==> flow/design.v <==
module a23_multiply (
input                       i_clk,
input                       i_rst,           
input                       i_fetch_stall,
input       [31:0]          i_a_in,          
input       [31:0]          i_b_in,          
input       [1:0]           i_function,
input                       i_execute,
output      [31:0]          o_out,
output      [1:0]           o_flags,         
output reg                  o_done           
);
wire        enable;
wire        accumulate;
wire [33:0] multiplier;
wire [33:0] multiplier_bar;
wire [33:0] sum;
wire [33:0] sum34_b;
reg  [5:0]  count;
reg  [5:0]  count_nxt;
reg  [67:0] product;
reg  [67:0] product_nxt;
reg  [1:0]  flags_nxt;
wire [32:0] sum_acc1;            
assign enable         = i_function[0];
assign accumulate     = i_function[1];
assign multiplier     =  { 2'd0, i_a_in} ;
assign multiplier_bar = ~{ 2'd0, i_a_in} + 34'd1 ;
assign sum34_b        =  product[1:0] == 2'b01 ? multiplier     :
                         product[1:0] == 2'b10 ? multiplier_bar :
                                                 34'd0          ;
    assign sum =  product[67:34] + sum34_b;
    assign sum_acc1 = {1'd0, product[32:1]} + {1'd0, i_a_in};
always @*
    begin
    count_nxt           = count;
    product_nxt         = product;
    flags_nxt   = { product[32], product[32:1] == 32'd0 }; 
    if ( count == 6'd0 )
        product_nxt = {33'd0, 1'd0, i_b_in, 1'd0 } ;
    else if ( count <= 6'd33 )
        product_nxt = { sum[33], sum, product[33:1]} ;
    else if ( count == 6'd34 && accumulate )
        begin
        product_nxt         = { product[64:33], sum_acc1[31:0], 1'd0};  
        end
    if (count == 6'd0)   
        count_nxt   = enable ? 6'd1 : 6'd0;
    else if ((count == 6'd34 && !accumulate) ||   
             (count == 6'd35 &&  accumulate)  )   
        count_nxt   = 6'd0;
    else
        count_nxt   = count + 1'd1;
    end
always @ ( posedge i_clk )
    if ( i_rst )
        begin
        count           <= 6'd0;
        o_done          <= 1'd0;
        end
    else if ( !i_fetch_stall )
        begin
        count           <= i_execute ? count_nxt          : count;           
        product         <= i_execute ? product_nxt        : product;        
        o_done          <= i_execute ? count == 6'd31     : o_done;          
        end
assign o_out   = product[32:1]; 
assign o_flags = flags_nxt;
endmodule
module amber_mul (
input                       i_clk,
input                       i_rst,           
input                       i_start,
input                       i_accumulate,    
input       [31:0]          i_a,             
input       [31:0]          i_b,             
input       [31:0]          i_c,             
output                      o_ready,
output                      o_done,
output      [31:0]          o_result,
output      [1:0]           o_flags          
);
reg         busy;
reg         acc_q;
reg  [31:0] a_q;
reg  [31:0] c_q;
reg         done_d1;
reg         done_d2;
reg         done_d3;
wire        mult_done;
wire        take;
wire [31:0] mult_a;
wire [1:0]  mult_function;
assign take          = i_start && !busy;
assign o_ready       = !busy;
assign mult_a        = done_d2 ? c_q : a_q;
assign mult_function = busy ? { acc_q, 1'd0 } : { i_accumulate, take };
always @ ( posedge i_clk )
    if ( take )
        begin
        acc_q <= i_accumulate;
        a_q   <= i_a;
        c_q   <= i_c;
        end
always @ ( posedge i_clk )
    if ( i_rst )
        begin
        busy    <= 1'd0;
        done_d1 <= 1'd0;
        done_d2 <= 1'd0;
        done_d3 <= 1'd0;
        end
    else
        begin
        busy    <= take ? 1'd1 : ( o_done ? 1'd0 : busy );
        done_d1 <= mult_done;
        done_d2 <= done_d1;
        done_d3 <= done_d2 && acc_q;
        end
assign o_done = busy && ( acc_q ? done_d3 : done_d2 );
a23_multiply u_multiply (
    .i_clk          ( i_clk          ),
    .i_rst          ( i_rst          ),
    .i_fetch_stall  ( 1'd0           ),
    .i_a_in         ( mult_a         ),
    .i_b_in         ( i_b            ),
    .i_function     ( mult_function  ),
    .i_execute      ( 1'd1           ),
    .o_out          ( o_result       ),
    .o_flags        ( o_flags        ),
    .o_done         ( mult_done      )
);
endmodule
export LEC_CHECK = 0
export CAP_MARGIN = 20
export CELL_PAD_IN_SITES_DETAIL_PLACEMENT = 2
export CELL_PAD_IN_SITES_GLOBAL_PLACEMENT = 1
export CORE_MARGIN = 3
export CORE_UTILIZATION = 40
export GPL_TIMING_DRIVEN = 0
export MAX_ROUTING_LAYER = met4
export PLACE_DENSITY_LB_ADDON = 0.03
export SETUP_SLACK_MARGIN = 0.04
export SLEW_MARGIN = 40
export TNS_END_PERCENT = 10
create_clock -name core_clock -period 2.88 [get_ports {i_clk}]
run.sh (not shown) runs the stock make flow with config.mk's settings and CLKGATE_MAP_FILE=.
The baseline finished but failed the layout checks on negative setup slack.
Next try:
==> flow/config.mk (replaced) <==
export PLATFORM = sky130hd
export DESIGN_NAME = amber_mul
export DESIGN_NICKNAME = amber_mul
export VERILOG_FILES = /design/flow/design.v
export SDC_FILE = /design/flow/constraint.sdc
export NUM_CORES = 4
export LEC_CHECK = 0
export CAP_MARGIN = 20
export CORE_MARGIN = 2
export CORE_UTILIZATION = 60
export SLEW_MARGIN = 20
==> flow/constraint.sdc (replaced) <==
create_clock -name core_clock -period 2.72 [get_ports {i_clk}]
set_input_delay 0.5440 -clock core_clock [delete_from_list [all_inputs] [get_ports {i_clk}]]
set_output_delay 0.5440 -clock core_clock [all_outputs]
set_load 0.01 [all_outputs]
Result: The changed run never finished: it broke off in global routing; die size goes down by a quarter to a third; area after synthesis stays the same; synthesized cell count is unchanged.
Next try:
--- a/flow/config.mk
+++ b/flow/config.mk
@@ -10 +10,2 @@
-export CORE_UTILIZATION = 60
+export CORE_UTILIZATION = 40
+export PLACE_DENSITY = 0.6
==> flow/constraint.sdc (replaced) <==
create_clock -name core_clock -period 4.85 [get_ports {i_clk}]
set_input_delay 0.9700 -clock core_clock [delete_from_list [all_inputs] [get_ports {i_clk}]]
set_output_delay 0.9700 -clock core_clock [all_outputs]
set_load 0.01 [all_outputs]
With this change the flow passed the timing, design-rule and antenna checks.
Area after synthesis does not change.
Synthesized cell count does not change.
Die area went up by 48%.
